== red ==
==> flow/design.v (excerpt) <==
module conv_kernel(
	clk,
	rst_n,
	clear,
	i_pixel,
	i_weight,
	o_pixel
);
parameter	WIDTH	=	32;
input					clk;
input					rst_n;
input					clear;
input	[WIDTH-1:0]		i_pixel;
input	[WIDTH-1:0]		i_weight;
output	[WIDTH-1:0]		o_pixel;
reg		[WIDTH-1:0]		o_pixel;
reg		[WIDTH-1:0]		mult_a;
reg		[WIDTH-1:0]		mult_b;
wire	[WIDTH-1:0]		product;
reg		[WIDTH-1:0]		add_a;
reg		[WIDTH-1:0]		add_b;
wire	[WIDTH-1:0]		sum;
always @(posedge clk, negedge rst_n)	begin
	if(!rst_n) begin
		mult_a		<=	32'b0;
		mult_b		<=	32'b0;
	end
	else begin
		mult_a		<=	i_pixel;
		mult_b		<=	i_weight;
	end
end
always @(posedge clk, negedge rst_n)	begin
	if(!rst_n) begin
		add_a		<=	32'b0;
		add_b		<=	32'b0;
	end
	else if (clear) begin
		add_a		<=	32'b0;
		add_b		<=	32'b0;
	end			
	else begin
		add_a		<=	product;
		add_b		<=	sum;
	end
end
always @(posedge clk, negedge rst_n)	begin
	if(!rst_n) begin
		o_pixel		<=	32'b0;
	end
	else if (clear) begin
		o_pixel		<=	32'b0;
	end
	else begin
		o_pixel		<=	sum;
	end
end
  ...
Size in the first run: roughly 4500 cells after synthesis, ~130 flip-flops, ~99 I/O pins, ~36000 µm² of cells after synthesis.
Settings: LEC_CHECK=0, CAP_MARGIN=20, CELL_PAD_IN_SITES_DETAIL_PLACEMENT=0, CORE_MARGIN=5, CORE_UTILIZATION=27, CTS_CLUSTER_DIAMETER=382, GPL_ROUTABILITY_DRIVEN=0, SLEW_MARGIN=40; clock period 9.21 ns.
run.sh (not shown) runs the stock make flow with config.mk's settings and CLKGATE_MAP_FILE=.
The final report for red shows a completed flow and a layout that fails verification, specifically negative setup slack.
Relative to red, the following input files were edited for blue:
-- flow/config.mk --
<<< red, line 9
export CELL_PAD_IN_SITES_DETAIL_PLACEMENT = 0
export CORE_MARGIN = 5
export CORE_UTILIZATION = 27
export CTS_CLUSTER_DIAMETER = 382
export GPL_ROUTABILITY_DRIVEN = 0
export SLEW_MARGIN = 40
>>> blue, line 9
export CELL_PAD_IN_SITES_DETAIL_PLACEMENT = 0
export CORE_MARGIN = 2
export CORE_UTILIZATION = 58
export CTS_CLUSTER_DIAMETER = 96
export GPL_ROUTABILITY_DRIVEN = 1
export SLEW_MARGIN = 40
==> flow/constraint.sdc <==
create_clock -name core_clock -period 10.6 [get_ports {clk}]
set_input_delay 2.1200 -clock core_clock [delete_from_list [all_inputs] [get_ports {clk}]]
set_output_delay 2.1200 -clock core_clock [all_outputs]
set_load 0.01 [all_outputs]
Not one of red and blue finished clean.
Completing all stages was not enough for blue: its layout failed the final checks because of negative setup slack.
From the logs: red reached the end of the flow and failed the layout checks with negative setup slack.
In blue, shortest period the worst path allows is higher than in red.
When blue is set beside red, its final setup violation count turns out to be 22 smaller.
blue against red: cell area after layout lost 10%; non-clock buffer count lost 366; worst slack at placement picked up an extra 1.51 ns; maximum fanout count along the critical path lost 9.
Comparing blue against red, there is no change at all in number of enable-type register cells in the synthesized netlist.
Of the two candidates, red has the better final wirelength and blue the worse one.
### blue -> green
-- flow/config.mk --
<<< blue, line 9
export CELL_PAD_IN_SITES_DETAIL_PLACEMENT = 0
export CORE_MARGIN = 2
export CORE_UTILIZATION = 58
export CTS_CLUSTER_DIAMETER = 96
export GPL_ROUTABILITY_DRIVEN = 1
export SLEW_MARGIN = 40
>>> green, line 9
export CELL_PAD_IN_SITES_DETAIL_PLACEMENT = 0
export CORE_MARGIN = 3
export CORE_UTILIZATION = 69
export CTS_CLUSTER_DIAMETER = 272
export GPL_ROUTABILITY_DRIVEN = 0
export MAX_ROUTING_LAYER = met4
export SLEW_MARGIN = 40
==> flow/constraint.sdc <==
create_clock -name core_clock -period 10.5 [get_ports {clk}]
set_input_delay 2.1000 -clock core_clock [delete_from_list [all_inputs] [get_ports {clk}]]
set_output_delay 2.1000 -clock core_clock [all_outputs]
set_load 0.01 [all_outputs]
Results
Sum of routed wire length over all layers: green better than blue
Compared with blue, in green non-clock buffer count saw a decrease; number of buffers on the longest clock path saw little to no change.
green ran in full, but the layout does not pass; the checks complain about max-capacitance violations, max-slew violations, negative setup slack.
[inputs] orange vs green
==> flow/config.mk <==
export PLATFORM = sky130hd
export DESIGN_NAME = conv_kernel
export DESIGN_NICKNAME = conv_kernel
export VERILOG_FILES = /design/flow/design.v
export SDC_FILE = /design/flow/constraint.sdc
export NUM_CORES = 4
export LEC_CHECK = 0
export CAP_MARGIN = 20
export CORE_MARGIN = 2
export CORE_UTILIZATION = 64
export SLEW_MARGIN = 20
==> flow/constraint.sdc <==
create_clock -name core_clock -period 13.3 [get_ports {clk}]
set_input_delay 2.6600 -clock core_clock [delete_from_list [all_inputs] [get_ports {clk}]]
set_output_delay 2.6600 -clock core_clock [all_outputs]
set_load 0.01 [all_outputs]
orange improves on green in wire length of the first global-routing pass.
Of green and orange, just one finished clean: orange.
Period utilization on orange is down relative to green.
Delta (orange minus green): signed area change from the synthesized netlist to the final layout has decreased; critical path required time has increased.
Setup slack delta for orange relative to green: 2.23 ns higher
Post-placement cell area delta for orange relative to green: 4000 µm² lower
orange and green ended up with nearly the same multi-input combinational cell count.
